==> design.v <==
module InputProcessor (
    input clk,               
    input [2:0] switches,    
    input confirm_key1,       
input confirm_key2,
    input reset_key,       
    output reg [2:0] column, 
    output reg confirm1,       
output reg confirm2,
    output reg reset        
);
    always @(posedge clk) begin
        column <= switches; 
    end
    always @(posedge clk) begin
        confirm1 <= !confirm_key1; 
	confirm2 <= !confirm_key2;
        reset <= !reset_key;      
    end
endmodule
module gameLogic(
    input clk,
    input reset,
    input [2:0] column,
    input player,
    input confirm_move,
    output reg [1:0] win,
    output reg [1:0] winner
);
    reg [83:0] grid;
    reg [83:0] grid_next;
    reg token_placed;
    reg confirm_prev;
    reg [1:0] win_next;
    wire [1:0] token = player ? 2'b01 : 2'b10;
    wire place = confirm_move && !confirm_prev;
    integer i, j;
function automatic [1:0] checkWin(input [83:0] g, input [1:0] playerToken);
    integer col, row, count, i;
begin
    checkWin = 2'b00;
    for (row = 0; row < 6; row = row + 1) begin
        count = 0;
        for (col = 0; col < 7; col = col + 1) begin
            if (g[(col*6+row)*2 +: 2] == playerToken) begin
                count = count + 1;
                if (count == 4) begin
                    checkWin = 2'b01;
                end
            end else count = 0;
        end
    end
    for (col = 0; col < 7; col = col + 1) begin
        count = 0;
        for (row = 0; row < 6; row = row + 1) begin
            if (g[(col*6+row)*2 +: 2] == playerToken) begin
                count = count + 1;
                if (count == 4) begin
                    checkWin = 2'b01;
                end
            end else count = 0;
        end
    end
    for (row = 0; row < 3; row = row + 1) begin
        for (col = 0; col < 4; col = col + 1) begin
            count = 0;
            for (i = 0; i < 4; i = i + 1) begin
                if (g[((col+i)*6+(row+i))*2 +: 2] == playerToken) begin
                    count = count + 1;
                    if (count == 4) begin
                        checkWin = 2'b01;
                    end
                end else count = 0;
            end
        end
    end
    for (row = 3; row < 6; row = row + 1) begin
        for (col = 0; col < 4; col = col + 1) begin
            count = 0;
            for (i = 0; i < 4; i = i + 1) begin
                if (g[((col+i)*6+(row-i))*2 +: 2] == playerToken) begin
                    count = count + 1;
                    if (count == 4) begin
                        checkWin = 2'b01;
                    end
                end else count = 0;
            end
        end
    end
end
endfunction
    always @* begin
        grid_next = grid;
        token_placed = 0;
        for (i = 0; i < 7; i = i + 1) begin
            if (column == i) begin
                for (j = 0; j < 6; j = j + 1) begin
                    if (!token_placed && grid[(i*6+j)*2 +: 2] == 2'b00) begin
                        grid_next[(i*6+j)*2 +: 2] = token;
                        token_placed = 1;
                    end
                end
            end
        end
        win_next = checkWin(grid_next, token);
    end
    always @(posedge clk) begin
        confirm_prev <= confirm_move;
    end
    always @(posedge clk or posedge reset) begin
        if (reset) begin
            grid <= 84'd0;
            win <= 2'b00;
            winner <= 2'b00;
        end else if (place && token_placed) begin
            grid <= grid_next;
            win <= win_next;
            winner <= win_next[0] ? token : 2'b00;
        end
    end
endmodule
module control(
    input clk,                 
    input reset,               
    input [2:0] column_select, 
    input confirm_move1,
    input confirm_move2,       
    output reg [1:0] current_player, 
    output reg game_over,      
	 output [1:0] winner
);
    parameter IDLE_STATE = 3'b000,
              PLAYER1_TURN = 3'b001,
              PLAYER2_TURN = 3'b010,
              CHECK_MOVE = 3'b011,
				  win_state = 3'b100;
    reg [2:0] state; 
wire confirm_move = (current_player==2'b01)?confirm_move1:confirm_move2;
    wire [1:0]win;
    gameLogic game_logic(
        .clk(clk),
        .reset(reset),
        .column(column_select),
        .player(current_player == 2'b01), 
        .confirm_move(confirm_move),
        .win(win),
		  .winner(winner)
    );
    always @(posedge clk or posedge reset) begin
        if (reset) begin
            state <= IDLE_STATE;
            current_player <= 2'b01;  
            game_over <= 0;
        end
        else begin
            case (state)
                IDLE_STATE: begin
                    if (confirm_move) begin
                        state <= CHECK_MOVE;
                    end
                end
                PLAYER1_TURN: begin
                    if (confirm_move) begin
                        state <= CHECK_MOVE;
                    end
                end
                PLAYER2_TURN: begin
                    if (confirm_move) begin
                        state <= CHECK_MOVE;
                    end
                end
                CHECK_MOVE: begin
                    if (win) begin
                        state <= win_state; 
                    end else begin
                        current_player <= (current_player == 2'b01) ? 2'b10 : 2'b01;
                        state <= (current_player == 2'b01) ? PLAYER1_TURN : PLAYER2_TURN;
                    end
                end
					 win_state: begin
					 game_over <= 1; 
					 end
                default: state <= IDLE_STATE;
            endcase
        end
    end
endmodule
module TopLevelModule(
    input clk,                    
    input [2:0] switches,        
    input confirm_key1,   
input confirm_key2,     
    input reset_key,            
    output [1:0] player_led,     
    output [1:0] winner_led           
);
    wire [2:0] column_select;
    wire confirm_move1;
wire confirm_move2;
    wire reset_game;
    wire [1:0] current_player;
    wire game_over;
    InputProcessor input_proc(
        .clk(clk),
        .switches(switches),
        .confirm_key1(confirm_key1),
        .confirm_key2(confirm_key2),
        .reset_key(reset_key),
        .column(column_select),
        .confirm1(confirm_move1),
.confirm2(confirm_move2),
        .reset(reset_game)
    );
    control control_unit(
        .clk(clk),
        .reset(reset_game),
        .column_select(column_select),
        .confirm_move1(confirm_move1),
        .confirm_move2(confirm_move2),
        .current_player(current_player),
        .game_over(game_over), .winner(winner_led)
    );
    assign player_led = current_player;
endmodule
==> run.sh <==
#!/bin/bash
# the make line also repeats each setting of config.mk as NAME=value (left out here)
make -C /OpenROAD-flow-scripts/flow DESIGN_CONFIG=/design/flow/config.mk WORK_HOME=/design/flow/orfs CLKGATE_MAP_FILE= finish
==> config.mk <==
export PLATFORM = sky130hd
export DESIGN_NAME = TopLevelModule
export DESIGN_NICKNAME = TopLevelModule
export VERILOG_FILES = /design/flow/design.v
export SDC_FILE = /design/flow/constraint.sdc
export NUM_CORES = 4
export LEC_CHECK = 0
export CAP_MARGIN = 30
export CELL_PAD_IN_SITES_DETAIL_PLACEMENT = 2
export CORE_ASPECT_RATIO = 1.87
export CORE_MARGIN = 2
export CORE_UTILIZATION = 33
export CTS_CLUSTER_SIZE = 46
export GPL_ROUTABILITY_DRIVEN = 1
export GPL_TIMING_DRIVEN = 1
export MIN_ROUTING_LAYER = met2
export PLACE_DENSITY_LB_ADDON = 0.24
export SETUP_SLACK_MARGIN = 0.32
export SLEW_MARGIN = 20
==> constraint.sdc <==
create_clock -name core_clock -period 3.69 [get_ports {clk}]
set_input_delay 0.7380 -clock core_clock [delete_from_list [all_inputs] [get_ports {clk}]]
set_output_delay 0.7380 -clock core_clock [all_outputs]
set_load 0.01 [all_outputs]
==> load_flow_metrics.sql, run 1 <==
-- implementation run metrics
INSERT INTO impl_metrics (metric_group, metric, value, unit) VALUES
('global_routing', 'antenna_found_initial', '0', ''),
('yosys', 'seq_area_frac_synth', '32.0', '%'),
('route', 'drt_pre_antenna_iters', '40', ''),
('global_routing', 'grt_start_max_net_pins', '61', ''),
('yosys', 'post_synth_mux_area_share', '3.44', '%'),
('yosys', 'ys_cells', '881', ''),
('timing', 'maxSlewViolCount', '0', ''),
('place', 'post-dp-hpwl', '32800', 'um'),
('power', 'internal_power', '4.51', 'mW'),
('timing', 'setup_total_negative_slack', '-2.57', 'ns'),
('global_routing', 'grt_first_pass_wirelength', '63100', 'um'),
('job', 'openroad.warnings', '31', ''),
('yosys', 'netlist_top_cells_area', 'dfrtp_1 (30%), ha_1 (6.5%), nor2_1 (5.9%), a21o_1 (3.6%), o31ai_1 (3.6%)', ''),
('yosys', 'post_synth_and_or_nand_nor_area_fraction', '22.5', '%'),
('clock_tree', 'postCtsHoldBufs', '0', ''),
('status', 'so_faults', 'negative setup slack', ''),
('timing', 'final_setup_margin', '-0.853', 'ns'),
('die', 'dieArea', '24700', 'sq um'),
('hold_path', 'worstHoldPathType', 'flop to asynchronous set/reset pin', ''),
('timing', 'worstMarginPinSlew', '1.27', 'ns'),
('yosys', 'post_synth_inst_count', '881', ''),
('route', 'drt-vias-per-instance', '8.70', ''),
('critical_path', 'critical_path.cell_chain', 'buf_4 -> nor3b_4 -> nand2_2 -> a221o_1 -> nor2_2 -> ha_4 -> and3_4 -> ha_4 -> and2_4 -> ha_4 -> and2_1 -> ha_2 -> a32oi_1 -> and4_1 -> nand4_1 -> or4_4 -> nor4_4 -> a21oi_1', ''),
('job', 'drv.max_cap_violation_count', '0', ''),
('place', 'routabilityCongestion', '1.02', ''),
('timing', 'finalSetupViolations', '7', ''),
('cells_and_area', 'postLayoutCellArea', '11200', 'sq um'),
('place', 'post-place-cells', '1454', ''),
('power', 'power.ir.vdd_worst', '0.000471', 'V'),
('yosys', 'ys_warn_count', '3', ''),
('critical_path', 'critical-path-max-stage-delay', '0.59', 'ns'),
('yosys', 'synth_flops', '100', ''),
('cells_and_area', 'final_standard_cell_count_with_taps_included_and_fillers_excluded', '1490', ''),
('place', 'dpl-instance-area', '10200', 'sq um'),
('critical_path', 'r2r.worst_path.cells', '18', ''),
('critical_path', 'critical_path.reg2reg.endpoint', 'control_unit.game_logic.win[0]', ''),
('die', 'core_footprint', '23000', 'sq um'),
('yosys', 'synth_async_sr_flop_share', '93.0', '%'),
('yosys', 'synth-compound-area-share', '29.7', '%'),
('clock_tree', 'clk_pin_slew', '0.09', 'ns'),
('yosys', 'fa_ha_area_share', '6.49', '%'),
('timing', 'post-route-min-period', '4.54', 'ns'),
('yosys', 'synth-main-ff-cell', 'dfrtp_1', ''),
('clock_tree', 'cts_buffers', '9', ''),
('timing', 'hold_viol', '0', ''),
('yosys', 'synth.comb.largest_family', 'AND-OR/OR-AND gates', ''),
('clock_tree', 'tritoncts', 'yes', ''),
('power', 'share_of_total_power_consumed_by_net_switching', '50.6', '%'),
('die', 'rows', '76', ''),
('power', 'power', '9.13', 'mW'),
('critical_path', 'cp.depth', '18', ''),
('power', 'largestPowerGroup', 'combinational logic', ''),
('yosys', 'post-synth-top-area-cell', 'dfrtp_1', ''),
('clock_tree', 'clk_root_buffer_cell', 'clkbuf_16', ''),
('cells_and_area', 'syn_to_final_growth', '45.0', '%'),
('critical_path', 'crit_required', '3.97', 'ns'),
('yosys', 'synthesis.area', '7710', 'sq um'),
('critical_path', 'ff2ff_setup_slack', '-0.85', 'ns'),
('critical_path', 'worst_path_maximum_fanout', '5', ''),
('place', 'place_ws', '-1.03', 'ns'),
('critical_path', 'cpMostUsedCell', 'ha_4', ''),
('status', 'status', 'finished with violations', ''),
('die', 'num_io_pins', '11', ''),
('power', 'pg_comb', '6.65', 'mW'),
('clock_tree', 'htree_levels', '3', ''),
('cells_and_area', 'layout.core_utilization', '48.6', '%'),
('clock_tree', 'cts_num_sinks', '100', ''),
('global_routing', 'overflow', '0', ''),
('critical_path', 'worstSetupEndpoint', 'control_unit.game_logic.win[0]', ''),
('power', 'clkPwrFrac', '11.7', '%'),
('critical_path', 'timing.setup.critical_path_class', 'flop to flop', '');
## layout make-up
type,count,area (sq um)
Fill cell,2588,11800
Multi-Input combinational cell,694,5340
Sequential cell,100,2480
Timing Repair Buffer,311,2460
Tap cell,312,390
Clock buffer,9,225
Inverter,56,213
Clock inverter,7,67.6
Antenna cell,1,2.50
## per-layer routing
metal	global-route usage (%)	wire, um	vias to the layer above
li1	-	-	3925
met1	-	0	4046
met2	67.6	22800	4183
met3	52.9	15200	803
met4	29.5	9270	2
met5	6.88	36	-
## timing repair
action / in CTS / in global routing
pin swaps: 28 / 32
resized: 41 / 51
setup buffers: 9 / 10
endpoints found under the setup margin: 17 / 26
==> run 2: changes to the inputs <==
- CAP_MARGIN: 30 -> 20
- CELL_PAD_IN_SITES_DETAIL_PLACEMENT: 2 -> default
- CORE_ASPECT_RATIO: 1.87 -> 1.5
- CORE_UTILIZATION: 33 -> 43
- CTS_CLUSTER_DIAMETER: default -> 232
- CTS_CLUSTER_SIZE: 46 -> 96
- GPL_ROUTABILITY_DRIVEN: 1 -> default
- GPL_TIMING_DRIVEN: 1 -> default
- MIN_ROUTING_LAYER: met2 -> default
- PLACE_DENSITY: default -> 0.39
- PLACE_DENSITY_LB_ADDON: 0.24 -> default
- SETUP_SLACK_MARGIN: 0.32 -> default
- TNS_END_PERCENT: default -> 30
- clock period: 3.69 -> 10.0 ns (I/O delays scaled with it)
==> run 2 against run 1 <==
Compared with the run above: now clean on timing, DRC and antenna; flip-flop count unchanged; critical path depth decreased by 1; worst setup slack improved by 5.5 ns; hold slack got worse by 0.15 ns; critical path type unchanged; critical endpoint is now control_unit.game_logic.winner[0]; highest routed layer is now met4.
==> load_flow_metrics.sql, run 2 <==
-- implementation run metrics
INSERT INTO impl_metrics (metric_group, metric, value, unit) VALUES
('yosys', 'synth.comb.largest_family', 'AND-OR/OR-AND gates', ''),
('die', 'width_of_the_die', '113', 'um'),
('route', 'dr.first_iter.drc_count', '506', ''),
('timing', 'maxSlewHeadroom', '28.5', '%'),
('global_routing', 'via_count_of_the_first_global_routing_pass', '7216', ''),
('global_routing', 'grt_first_pass_wirelength', '42200', 'um'),
('clock_tree', 'cts_num_sinks', '100', ''),
('yosys', 'netlist_top_cells_area', 'dfrtp_1 (30%), ha_1 (6.5%), nor2_1 (5.9%), a21o_1 (3.6%), o31ai_1 (3.6%)', ''),
('critical_path', 'critical_path.reg2reg.endpoint', 'control_unit.game_logic.winner[0]', ''),
('critical_path', 'cpMostUsedCell', 'ha_1', ''),
('cells_and_area', 'syn_to_final_growth', '8.21', '%'),
('yosys', 'post_synth_inst_count', '881', ''),
('timing', 'maxSlewViolCount', '0', ''),
('clock_tree', 'cts_buffers', '9', ''),
('critical_path', 'critical-path-max-stage-delay', '0.70', 'ns'),
('critical_path', 'crit_required', '10.25', 'ns'),
('route', 'drt_pre_antenna_iters', '6', ''),
('clock_tree', 'clk_pin_slew', '0.08', 'ns'),
('global_routing', 'grt_start_max_net_pins', '58', ''),
('yosys', 'synth_async_sr_flop_share', '93.0', '%'),
('critical_path', 'top_delay_family_on_crit_path', 'simple AND/OR/NAND/NOR gates', ''),
('critical_path', 'timing.critical_path.to_type', 'flop', ''),
('critical_path', 'ff2ff_setup_slack', '4.68', 'ns'),
('timing', 'post-route-min-period', '5.32', 'ns'),
('yosys', 'yosys.stat.chipArea', '7710', 'sq um'),
('clock_tree', 'clock_buffer_depth', '2', ''),
('critical_path', 'critical_path.cell_chain', 'nor2b_4 -> buf_4 -> a221o_1 -> nor2_1 -> ha_1 -> and3_1 -> ha_1 -> and2_1 -> ha_1 -> and2_1 -> ha_1 -> a32oi_1 -> and4_1 -> nand4_1 -> or4_1 -> nor4_4 -> a21oi_1', ''),
('place', 'post-place-cells', '1090', ''),
('clock_tree', 'clk_root_buffer_cell', 'clkbuf_16', ''),
('global_routing', 'overflow', '0', ''),
('place', 'port-buffer-count', '10', ''),
('yosys', 'syn_area_per_cell', '8.75', 'sq um'),
('critical_path', 'timing.setup.critical_path_class', 'flop to flop', ''),
('timing', 'clock-skew-final', '0.0121', 'ns'),
('job', 'drv.max_cap_violation_count', '0', ''),
('die', 'core_footprint', '17700', 'sq um'),
('power', 'power.combinational.fraction', '58.3', '%'),
('yosys', 'synth-compound-area-share', '29.7', '%'),
('power', 'sequentialPower', '0.538', 'mW'),
('yosys', 'seq_area_frac_synth', '32.0', '%'),
('clock_tree', 'tritoncts', 'yes', ''),
('timing', 'max_clock_freq', '188', 'MHz'),
('power', 'largestPowerGroup', 'combinational logic', ''),
('place', 'routabilityCongestion', '1.04', ''),
('yosys', 'xor_area_share', '1.02', '%'),
('yosys', 'ys_warn_count', '3', ''),
('job', 'openroad.warnings', '30', ''),
('yosys', 'ys_cells', '881', ''),
('route', 'top_layer_reached_by_signal_wires', 'met4', ''),
('timing', 'finalSetupViolations', '0', ''),
('clock_tree', 'postCtsHoldBufs', '0', ''),
('route', 'drt-vias-per-instance', '6.60', ''),
('die', 'floorplan.die.height', '168', 'um'),
('cells_and_area', 'fillCellCount', '1749', ''),
('clock_tree', 'htree_levels', '3', ''),
('yosys', 'cell_types_with_the_highest_counts_after_synthesis', 'nor2_1 (122), dfrtp_1 (91), inv_1 (56), ha_1 (40), nand2_1 (38)', ''),
('cells_and_area', 'final_standard_cell_count_with_taps_included_and_fillers_excluded', '1106', ''),
('yosys', 'synth_flops', '100', ''),
('power', 'power.density', '262', 'nW/um^2'),
('yosys', 'number_of_enable_flip_flop_cells', '0', ''),
('critical_path', 'endpoint_arrival_time_on_the_critical_path', '5.56', 'ns'),
('power', 'power.static_leakage', '3.93', 'nW'),
('critical_path', 'cp.depth', '17', ''),
('route', 'detailroute.via_count', '7295', ''),
('critical_path', 'worstSetupStartpoint', 'control_unit.current_player[0]', ''),
('route', 'met1_length', '11200', 'um'),
('route', 'count_of_unresolved_drc_violations_after_routing', '0', ''),
('timing', 'worstMarginPinSlew', '1.07', 'ns'),
('route', 'postRouteWirelength', '27500', 'um'),
('yosys', 'post_synth_and_or_nand_nor_area_fraction', '22.5', '%'),
('place', 'post-dp-hpwl', '21300', 'um'),
('critical_path', 'r2r_start', 'control_unit.current_player[0]', ''),
('power', 'seq_power_share', '24.7', '%'),
('timing', 'setup_total_negative_slack', '0', 'ns'),
('critical_path', 'start_kind', 'flop', ''),
('place', 'dpl-instance-area', '8030', 'sq um'),
('power', 'power.ir.vdd_worst', '0.000128', 'V'),
('yosys', 'post_synth_mux_area_share', '3.44', '%'),
('power', 'pg_comb', '1.27', 'mW'),
('route', 'route.antenna.diode_count', '0', ''),
('yosys', 'synthesis.area', '7710', 'sq um'),
('cells_and_area', 'finalNetCount', '931', ''),
('route', 'postRouteAntennaNets', '0', ''),
('global_routing', 'antenna_found_initial', '0', ''),
('timing', 'period_used_share', '53.2', '%'),
('route', 'routed-wl-met2', '14100', 'um'),
('yosys', 'post-synth-top-area-cell', 'dfrtp_1', ''),
('yosys', 'synthesis.nets', '928', ''),
('route', 'route.met3.wl', '925', 'um'),
('critical_path', 'r2r.worst_path.cells', '17', ''),
('hold_path', 'worstHoldPathType', 'flop to asynchronous set/reset pin', ''),
('timing', 'grt_setup_unrepaired', 'false', ''),
('yosys', 'yosysUniqueCellTypes', '90', ''),
('yosys', 'yosysTopAreaCellShare', '29.5', '%'),
('power', 'switching_power', '1.10', 'mW'),
('critical_path', 'critPathSlowestCell', 'dfstp_2', ''),
('global_routing', 'global_route.usage.total', '29.3', '%'),
('die', 'num_io_pins', '11', ''),
('cells_and_area', 'postLayoutCellArea', '8340', 'sq um'),
('critical_path', 'worstSetupEndpoint', 'control_unit.game_logic.winner[0]', ''),
('power', 'share_of_total_power_consumed_by_net_switching', '50.4', '%'),
('clock_tree', 'post_cts.repair.setup_buffers', '0', ''),
('die', 'rows', '60', ''),
('power', 'power', '2.18', 'mW'),
('yosys', 'top_cell', 'nor2_1', ''),
('power', 'clkPwrFrac', '17.0', '%'),
('die', 'floorplan.initialDensity', '43.5', '%'),
('clock_tree', 'clock_latency', '0.37', 'ns'),
('timing', 'hold_viol', '0', ''),
('power', 'p_clk', '0.371', 'mW'),
('yosys', 'fa_ha_area_share', '6.49', '%'),
('critical_path', 'worst_path_maximum_fanout', '49', ''),
('yosys', 'synth-main-ff-cell', 'dfrtp_1', ''),
('status', 'status', 'timing/DRC/antenna clean', ''),
('power', 'internal_power', '1.08', 'mW'),
('die', 'dieArea', '19000', 'sq um'),
('route', 'routed_wire_length_per_instance', '24.8', 'um'),
('clock_tree', 'post_cts.resized_instances', '0', ''),
('critical_path', 'crit_path_buf_inv_count', '1', '');
-- run 2: metal layers --
metal | vias to the layer above | GRT usage, %
met3 | 65 | 3.46
met4 | 0 | 11.6
li1 | 3383 | -
met5 | - | 0
met2 | 203 | 53.2
met1 | 3644 | 34.9
-- run 2: layout make-up --
type	instances	area, sq um	share of cell area (%)
Clock buffer	9	225	2.70
Tap cell	217	272	3.26
Multi-Input combinational cell	694	4880	58.5
Clock inverter	7	86.3	1.04
Sequential cell	100	2470	29.6
Timing Repair Buffer	23	195	2.34
Inverter	56	213	2.55
-- run 2: per-stage QoR --
step,util [%],setup WS (ns),hold WS (ns)
after floorplan,-,5.33,0.451
final,47.1,4.68,0.234
after CTS,47.1,4.74,0.259
after detailed placement,45.3,4.76,0.251
after global placement,45.3,4.89,0.236
after global routing,47.1,4.37,0.294
==> run 3: changes to the inputs <==
- CORE_ASPECT_RATIO: 1.5 -> default
- CORE_UTILIZATION: 43 -> 66
- CTS_CLUSTER_DIAMETER: 232 -> 346
- CTS_CLUSTER_SIZE: 96 -> 95
- PLACE_DENSITY: 0.39 -> 0.37
- TNS_END_PERCENT: 30 -> default
- clock period: 10.0 -> 8.67 ns (I/O delays scaled with it)
==> run 3 against run 2 <==
Compared with the run above: synthesized cell count unchanged; register-to-register slack worse by 1.5 ns; die area decreased by 34%; final cell count is 7.2% lower; first-iteration DRC count up 120%; critical path depth is the same; fmax is 3.8% lower; global-route usage rose by 9.9 points; clock skew shrank 0.00076 ns; via count rose by 4.0%; sequential share of layout area rose by 0.58 points; synthesized area is the same; critical path type unchanged; critical endpoint is now control_unit.game_logic.winner[1]; largest power group unchanged; highest routed layer unchanged.
==> load_flow_metrics.sql, run 3 <==
-- implementation run metrics
INSERT INTO impl_metrics (metric_group, metric, value, unit) VALUES
('route', 'postRouteAntennaNets', '0', ''),
('critical_path', 'cp.depth', '17', ''),
('yosys', 'post-synth-top-area-cell', 'dfrtp_1', ''),
('yosys', 'synth.comb.largest_family', 'AND-OR/OR-AND gates', ''),
('job', 'drv.max_cap_violation_count', '0', ''),
('global_routing', 'global_route.usage.total', '39.2', '%'),
('yosys', 'synth_async_sr_flop_share', '93.0', '%'),
('critical_path', 'timing.setup.critical_path_class', 'flop to flop', ''),
('status', 'status', 'timing/DRC/antenna clean', ''),
('critical_path', 'endpoint_arrival_time_on_the_critical_path', '5.75', 'ns'),
('power', 'power.ir.vdd_worst', '0.000248', 'V'),
('timing', 'hold_ws', '0.250', 'ns'),
('power', 'power.static_leakage', '3.88', 'nW'),
('critical_path', 'top_delay_family_on_crit_path', 'simple AND/OR/NAND/NOR gates', ''),
('cells_and_area', 'syn_to_final_growth', '6.12', '%'),
('global_routing', 'overflow', '0', ''),
('power', 'share_of_total_power_consumed_by_net_switching', '49.9', '%'),
('yosys', 'fa_ha_area_share', '6.49', '%'),
('timing', 'setup_total_negative_slack', '0', 'ns'),
('cells_and_area', 'layout.core_utilization', '71.6', '%'),
('clock_tree', 'cts_buffers', '9', ''),
('critical_path', 'critical-path-max-stage-delay', '0.78', 'ns'),
('cells_and_area', 'sequential_cell_area', '2470', 'sq um'),
('timing', 'period_used_share', '63.7', '%'),
('global_routing', 'via_count_of_the_first_global_routing_pass', '7046', ''),
('die', 'floorplan.initialDensity', '67.5', '%'),
('yosys', 'syn_area_per_cell', '8.75', 'sq um'),
('critical_path', 'critPathSlowestCell', 'o311ai_0', ''),
('power', 'power.density', '302', 'nW/um^2'),
('timing', 'grt_setup_unrepaired', 'false', ''),
('die', 'rows', '39', ''),
('critical_path', 'worst_path_maximum_fanout', '15', ''),
('yosys', 'yosys.stat.chipArea', '7710', 'sq um'),
('timing', 'hold_viol', '0', ''),
('route', 'drt_pre_antenna_iters', '9', ''),
('yosys', 'ys_cells', '881', ''),
('global_routing', 'grt_first_pass_wirelength', '38500', 'um'),
('critical_path', 'cpMostUsedCell', 'ha_1', ''),
('timing', 'finalSetupViolations', '0', ''),
('critical_path', 'worstSetupStartpoint', 'input_proc.column[2]', ''),
('yosys', 'post_synth_inst_count', '881', ''),
('place', 'port-buffer-count', '10', ''),
('yosys', 'number_of_enable_flip_flop_cells', '0', ''),
('yosys', 'synth_flops', '100', ''),
('yosys', 'post_synth_mux_area_share', '3.44', '%'),
('route', 'drt-vias-per-instance', '7.39', ''),
('timing', 'maxSlewHeadroom', '29.2', '%'),
('route', 'count_of_unresolved_drc_violations_after_routing', '0', ''),
('power', 'internal_power', '1.24', 'mW'),
('die', 'width_of_the_die', '112', 'um'),
('die', 'dieArea', '12600', 'sq um'),
('clock_tree', 'tritoncts', 'yes', ''),
('clock_tree', 'htree_levels', '3', ''),
('critical_path', 'critical_path.cell_chain', 'or3_1 -> nor2_1 -> o311ai_0 -> nor2_1 -> ha_1 -> and3_1 -> ha_1 -> and2_1 -> ha_1 -> and2_1 -> ha_1 -> a32oi_1 -> and4_1 -> nand4_1 -> or4_1 -> nor4_4 -> a21oi_1', ''),
('global_routing', 'grt_start_max_net_pins', '61', ''),
('yosys', 'synthesis.nets', '928', ''),
('critical_path', 'start_kind', 'flop', ''),
('route', 'dr.first_iter.drc_count', '1120', ''),
('clock_tree', 'post_cts.resized_instances', '0', ''),
('timing', 'max_clock_freq', '181', 'MHz'),
('die', 'floorplan.die.height', '112', 'um'),
('power', 'clkPwrFrac', '16.0', '%'),
('clock_tree', 'clk_pin_slew', '0.07', 'ns'),
('critical_path', 'r2r.worst_path.cells', '17', ''),
('yosys', 'yosysUniqueCellTypes', '90', ''),
('yosys', 'ys_warn_count', '3', ''),
('clock_tree', 'clock_latency', '0.37', 'ns'),
('die', 'core_footprint', '11400', 'sq um'),
('place', 'routabilityCongestion', '1.17', ''),
('route', 'route.antenna.diode_count', '0', ''),
('power', 'sequentialPower', '0.629', 'mW'),
('route', 'detailroute.via_count', '7584', ''),
('global_routing', 'antenna_found_initial', '0', ''),
('hold_path', 'worstHoldPathType', 'flop to asynchronous set/reset pin', ''),
('clock_tree', 'postCtsHoldBufs', '0', ''),
('critical_path', 'timing.critical_path.to_type', 'flop', ''),
('yosys', 'synthesis.area', '7710', 'sq um'),
('yosys', 'cell_types_with_the_highest_counts_after_synthesis', 'nor2_1 (122), dfrtp_1 (91), inv_1 (56), ha_1 (40), nand2_1 (38)', ''),
('power', 'seq_power_share', '25.5', '%'),
('power', 'power.combinational.fraction', '58.6', '%'),
('critical_path', 'crit_path_buf_inv_count', '0', ''),
('power', 'switching_power', '1.23', 'mW'),
('yosys', 'seq_area_frac_synth', '32.0', '%'),
('power', 'pg_comb', '1.44', 'mW'),
('timing', 'maxSlewViolCount', '0', ''),
('cells_and_area', 'finalNetCount', '925', ''),
('power', 'p_clk', '0.394', 'mW'),
('clock_tree', 'cts_num_sinks', '100', ''),
('critical_path', 'crit_required', '8.89', 'ns'),
('job', 'openroad.warnings', '30', ''),
('yosys', 'xor_area_share', '1.02', '%'),
('yosys', 'yosysTopAreaCellShare', '29.5', '%'),
('critical_path', 'critical_path.reg2reg.endpoint', 'control_unit.game_logic.winner[1]', ''),
('yosys', 'synth-compound-area-share', '29.7', '%'),
('yosys', 'top_cell', 'nor2_1', ''),
('timing', 'worstMarginPinSlew', '1.05', 'ns'),
('power', 'largestPowerGroup', 'combinational logic', ''),
('yosys', 'post_synth_and_or_nand_nor_area_fraction', '22.5', '%'),
('die', 'num_io_pins', '11', ''),
('clock_tree', 'post_cts.repair.setup_buffers', '0', ''),
('clock_tree', 'clock_buffer_depth', '2', ''),
('route', 'postRouteWirelength', '24300', 'um'),
('power', 'power', '2.47', 'mW'),
('cells_and_area', 'mi_logic_area', '4880', 'sq um'),
('critical_path', 'worstSetupEndpoint', 'control_unit.game_logic.winner[1]', ''),
('timing', 'clock-skew-final', '0.0113', 'ns'),
('critical_path', 'r2r_start', 'input_proc.column[2]', ''),
('cells_and_area', 'fillCellCount', '855', ''),
('place', 'post-dp-hpwl', '18400', 'um'),
('route', 'routed_wire_length_per_instance', '23.7', 'um'),
('timing', 'post-route-min-period', '5.53', 'ns'),
('critical_path', 'ff2ff_setup_slack', '3.14', 'ns'),
('yosys', 'netlist_top_cells_area', 'dfrtp_1 (30%), ha_1 (6.5%), nor2_1 (5.9%), a21o_1 (3.6%), o31ai_1 (3.6%)', ''),
('yosys', 'synth-main-ff-cell', 'dfrtp_1', ''),
('clock_tree', 'clk_root_buffer_cell', 'clkbuf_16', '');
-- run 3: layout make-up --
class | count | area share [%]
inverters | 56 | 2.59
repair buffers | 17 | 1.87
clock buffers | 10 | 2.80
well taps | 143 | 2.19
clock inverters | 6 | 0.704
multi-input cells | 694 | 59.7
flip-flops and latches | 100 | 30.2
-- run 3: metrics by stage --
stage	worst slack, ns	area (sq um)	instances
floorplan	4.00	7710	881
global placement	3.38	7890	1010
detailed placement	3.31	7890	1010
CTS	3.28	8180	1026
global route	2.88	8180	1026
finish	3.14	8180	1026
-- run 3: metal layers --
| layer | part of all wire [%] | vias up | global-route usage [%] |
|---|---|---|---|
| met3 | 10 | 109 | 8.10 |
| met5 | 0 | - | 0 |
| met4 | 5.6 | 0 | 18.6 |
| met1 | 41 | 3629 | 54.9 |
| li1 | - | 3363 | - |
| met2 | 44 | 483 | 58.5 |
==> run 4: changes to the inputs <==
- ABC_AREA: default -> 1
- CORE_UTILIZATION: 66 -> 72
- CTS_CLUSTER_DIAMETER: 346 -> default
- CTS_CLUSTER_SIZE: 95 -> 73
- PLACE_DENSITY: 0.37 -> 0.65
- SETUP_SLACK_MARGIN: default -> -0.1
- clock period: 8.67 -> 3.84 ns (I/O delays scaled with it)
==> run 4 against run 3 <==
Compared with the run above: the flow now stops in 4_1_cts; die area fell by 7.4%; synthesized area rose by 0.73%; synthesized cell count rose by 27%.
==> load_flow_metrics.sql, run 4 <==
-- metrics for the results database
INSERT INTO impl_metrics (metric_group, metric, value, unit) VALUES
('die', 'floorplan.initialDensity', '74.5', '%'),
('yosys', 'number_of_enable_flip_flop_cells', '0', ''),
('yosys', 'ys_warn_count', '3', ''),
('die', 'width_of_the_die', '108', 'um'),
('yosys', 'synth-main-ff-cell', 'dfrtp_1', ''),
('yosys', 'xor_area_share', '1.13', '%'),
('status', 'error_message', '[ERROR DPL-0033] detailed placement checks failed during check placement.', ''),
('yosys', 'synth_flops', '100', ''),
('yosys', 'post_synth_inst_count', '1116', ''),
('yosys', 'seq_area_frac_synth', '31.8', '%'),
('yosys', 'synth-compound-area-share', '16.7', '%'),
('yosys', 'yosysTopAreaCellShare', '29.3', '%'),
('status', 'flow.stopped_at', '4_1_cts', ''),
('yosys', 'top_cell', 'inv_1', ''),
('yosys', 'netlist_top_cells_area', 'dfrtp_1 (29%), inv_1 (9.9%), nand2_1 (9.1%), nor2_1 (8.8%), ha_1 (6.4%)', ''),
('yosys', 'synthesis.nets', '1163', ''),
('yosys', 'synth.comb.largest_family', 'simple AND/OR/NAND/NOR gates', ''),
('place', 'post-dp-hpwl', '21700', 'um'),
('status', 'status', 'did not finish', ''),
('die', 'core_footprint', '10400', 'sq um'),
('yosys', 'yosysUniqueCellTypes', '57', ''),
('die', 'num_io_pins', '11', ''),
('yosys', 'fa_ha_area_share', '6.45', '%'),
('yosys', 'post-synth-top-area-cell', 'dfrtp_1', ''),
('die', 'dieArea', '11600', 'sq um'),
('die', 'rows', '37', ''),
('yosys', 'post_synth_and_or_nand_nor_area_fraction', '31.4', '%'),
('yosys', 'cell_types_with_the_highest_counts_after_synthesis', 'inv_1 (204), nand2_1 (189), nor2_1 (181), dfrtp_1 (91), o21ai_0 (68)', ''),
('place', 'port-buffer-count', '10', ''),
('yosys', 'synth_async_sr_flop_share', '93.0', '%'),
('die', 'floorplan.die.height', '108', 'um'),
('yosys', 'synthesis.area', '7760', 'sq um'),
('yosys', 'yosys.stat.chipArea', '7760', 'sq um'),
('place', 'routabilityCongestion', '1.02', ''),
('yosys', 'syn_area_per_cell', '6.96', 'sq um'),
('yosys', 'post_synth_mux_area_share', '0.516', '%'),
('yosys', 'ys_cells', '1116', '');
## run 4: per-stage QoR
step                utilization, %  instances  area [sq um]  worst slack, ns  TNS, ns
floorplan                        -       1116          7790           -0.180   -0.535
global placement              92.3       1459          9620           -0.515    -1.54
detailed placement            92.3       1459          9620           -0.884   -16.75
==> run 5: changes to the inputs <==
- ABC_AREA: 1 -> default
- CORE_UTILIZATION: 72 -> 70
- CTS_CLUSTER_DIAMETER: default -> 362
- CTS_CLUSTER_SIZE: 73 -> 31
- PLACE_DENSITY: 0.65 -> default
- SETUP_SLACK_MARGIN: -0.1 -> default
- clock period: 3.84 -> 7.07 ns (I/O delays scaled with it)
==> run 5 against run 4 <==
Compared with the run above: the run now finishes clean; synthesized area is 0.73% lower; die area rose by 2.0%; synthesized cell count is 21% lower.
==> load_flow_metrics.sql, run 5 <==
-- implementation run metrics
INSERT INTO impl_metrics (metric_group, metric, value, unit) VALUES
('timing', 'setup_total_negative_slack', '0', 'ns'),
('route', 'drt-vias-per-instance', '7.75', ''),
('yosys', 'netlist_top_cells_area', 'dfrtp_1 (30%), ha_1 (6.5%), nor2_1 (5.9%), a21o_1 (3.6%), o31ai_1 (3.6%)', ''),
('power', 'pg_comb', '1.80', 'mW'),
('yosys', 'seq_area_frac_synth', '32.0', '%'),
('cells_and_area', 'finalNetCount', '925', ''),
('clock_tree', 'clock_latency', '0.39', 'ns'),
('cells_and_area', 'syn_to_final_growth', '4.92', '%'),
('clock_tree', 'cts_num_sinks', '100', ''),
('yosys', 'post_synth_and_or_nand_nor_area_fraction', '22.5', '%'),
('clock_tree', 'clock_buffer_depth', '2', ''),
('yosys', 'synth_flops', '100', ''),
('critical_path', 'r2r.worst_path.cells', '18', ''),
('timing', 'maxSlewHeadroom', '26.9', '%'),
('timing', 'clock-skew-final', '0.0128', 'ns'),
('power', 'power.density', '365', 'nW/um^2'),
('critical_path', 'crit_path_buf_inv_count', '3', ''),
('power', 'switching_power', '1.52', 'mW'),
('route', 'postRouteWirelength', '26100', 'um'),
('yosys', 'synthesis.nets', '928', ''),
('die', 'width_of_the_die', '109', 'um'),
('yosys', 'synth-compound-area-share', '29.7', '%'),
('die', 'core_footprint', '10800', 'sq um'),
('power', 'power.static_leakage', '3.85', 'nW'),
('critical_path', 'timing.critical_path.to_type', 'flop', ''),
('route', 'dr.first_iter.drc_count', '1411', ''),
('place', 'port-buffer-count', '10', ''),
('global_routing', 'antenna_found_initial', '1', ''),
('critical_path', 'worstSetupEndpoint', 'control_unit.game_logic.winner[0]', ''),
('clock_tree', 'tritoncts', 'yes', ''),
('critical_path', 'start_kind', 'flop', ''),
('global_routing', 'overflow', '0', ''),
('yosys', 'xor_area_share', '1.02', '%'),
('yosys', 'post-synth-top-area-cell', 'dfrtp_1', ''),
('cells_and_area', 'sequential_cell_area', '2470', 'sq um'),
('yosys', 'synth-main-ff-cell', 'dfrtp_1', ''),
('status', 'status', 'timing/DRC/antenna clean', ''),
('yosys', 'synthesis.area', '7710', 'sq um'),
('yosys', 'synth.comb.largest_family', 'AND-OR/OR-AND gates', ''),
('yosys', 'number_of_enable_flip_flop_cells', '0', ''),
('yosys', 'fa_ha_area_share', '6.49', '%'),
('critical_path', 'critPathSlowestCell', 'nor2b_4', ''),
('route', 'count_of_unresolved_drc_violations_after_routing', '0', ''),
('clock_tree', 'clk_root_buffer_cell', 'clkbuf_8', ''),
('critical_path', 'cp.depth', '18', ''),
('yosys', 'synth_async_sr_flop_share', '93.0', '%'),
('timing', 'max_clock_freq', '186', 'MHz'),
('critical_path', 'critical-path-max-stage-delay', '0.70', 'ns'),
('yosys', 'ys_cells', '881', ''),
('power', 'seq_power_share', '26.1', '%'),
('die', 'floorplan.initialDensity', '71.4', '%'),
('timing', 'worstMarginPinSlew', '1.08', 'ns'),
('critical_path', 'crit_required', '7.31', 'ns'),
('yosys', 'post_synth_inst_count', '881', ''),
('timing', 'maxSlewViolCount', '0', ''),
('critical_path', 'cpMostUsedCell', 'ha_1', ''),
('route', 'postRouteAntennaNets', '0', ''),
('die', 'dieArea', '11900', 'sq um'),
('timing', 'period_used_share', '76.1', '%'),
('power', 'share_of_total_power_consumed_by_net_switching', '51.4', '%'),
('critical_path', 'worstSetupStartpoint', 'control_unit.current_player[0]', ''),
('place', 'dpl-instance-area', '7890', 'sq um'),
('timing', 'grt_setup_unrepaired', 'false', ''),
('place', 'routabilityCongestion', '1.12', ''),
('critical_path', 'r2r_start', 'control_unit.current_player[0]', ''),
('yosys', 'post_synth_mux_area_share', '3.44', '%'),
('clock_tree', 'post_cts.repair.setup_buffers', '0', ''),
('critical_path', 'critical_path.reg2reg.endpoint', 'control_unit.game_logic.winner[0]', ''),
('power', 'clkPwrFrac', '12.8', '%'),
('yosys', 'yosys.stat.chipArea', '7710', 'sq um'),
('yosys', 'yosysUniqueCellTypes', '90', '');
run 5: metrics by stage:
| stage | instances | util, % | hold WS, ns | setup slack, ns |
|---|---|---|---|---|
| 2_1_floorplan | 881 | - | 0.451 | 2.40 |
| 3_3_place_gp | 1007 | 73.1 | 0.239 | 1.97 |
| 3_5_place_dp | 1007 | 73.1 | 0.266 | 1.83 |
| 4_1_cts | 1023 | 74.9 | 0.279 | 1.81 |
| 5_1_grt | 1023 | 74.9 | 0.325 | 1.37 |
| 6_report | 1023 | 74.9 | 0.261 | 1.69 |
run 5: final cells by class:
class                           instances  share of cell area, %
Clock inverter                          6                  0.866
Multi-Input combinational cell        694                   60.3
Inverter                               56                   2.61
Timing Repair Buffer                   17                   1.89
Tap cell                              140                   2.17
Clock buffer                           10                   1.58
Sequential cell                       100                   30.5
run 5: routing by layer:
| layer | track usage, % | part of all wire (%) | up-vias |
|---|---|---|---|
| met5 | 0 | 0.038 | - |
| met3 | 10.4 | 12 | 162 |
| met2 | 69.2 | 44 | 649 |
| met4 | 28.1 | 6.8 | 2 |
| met1 | 58.1 | 37 | 3746 |
| li1 | - | - | 3370 |
Power is estimated from default activity; no workload was simulated.
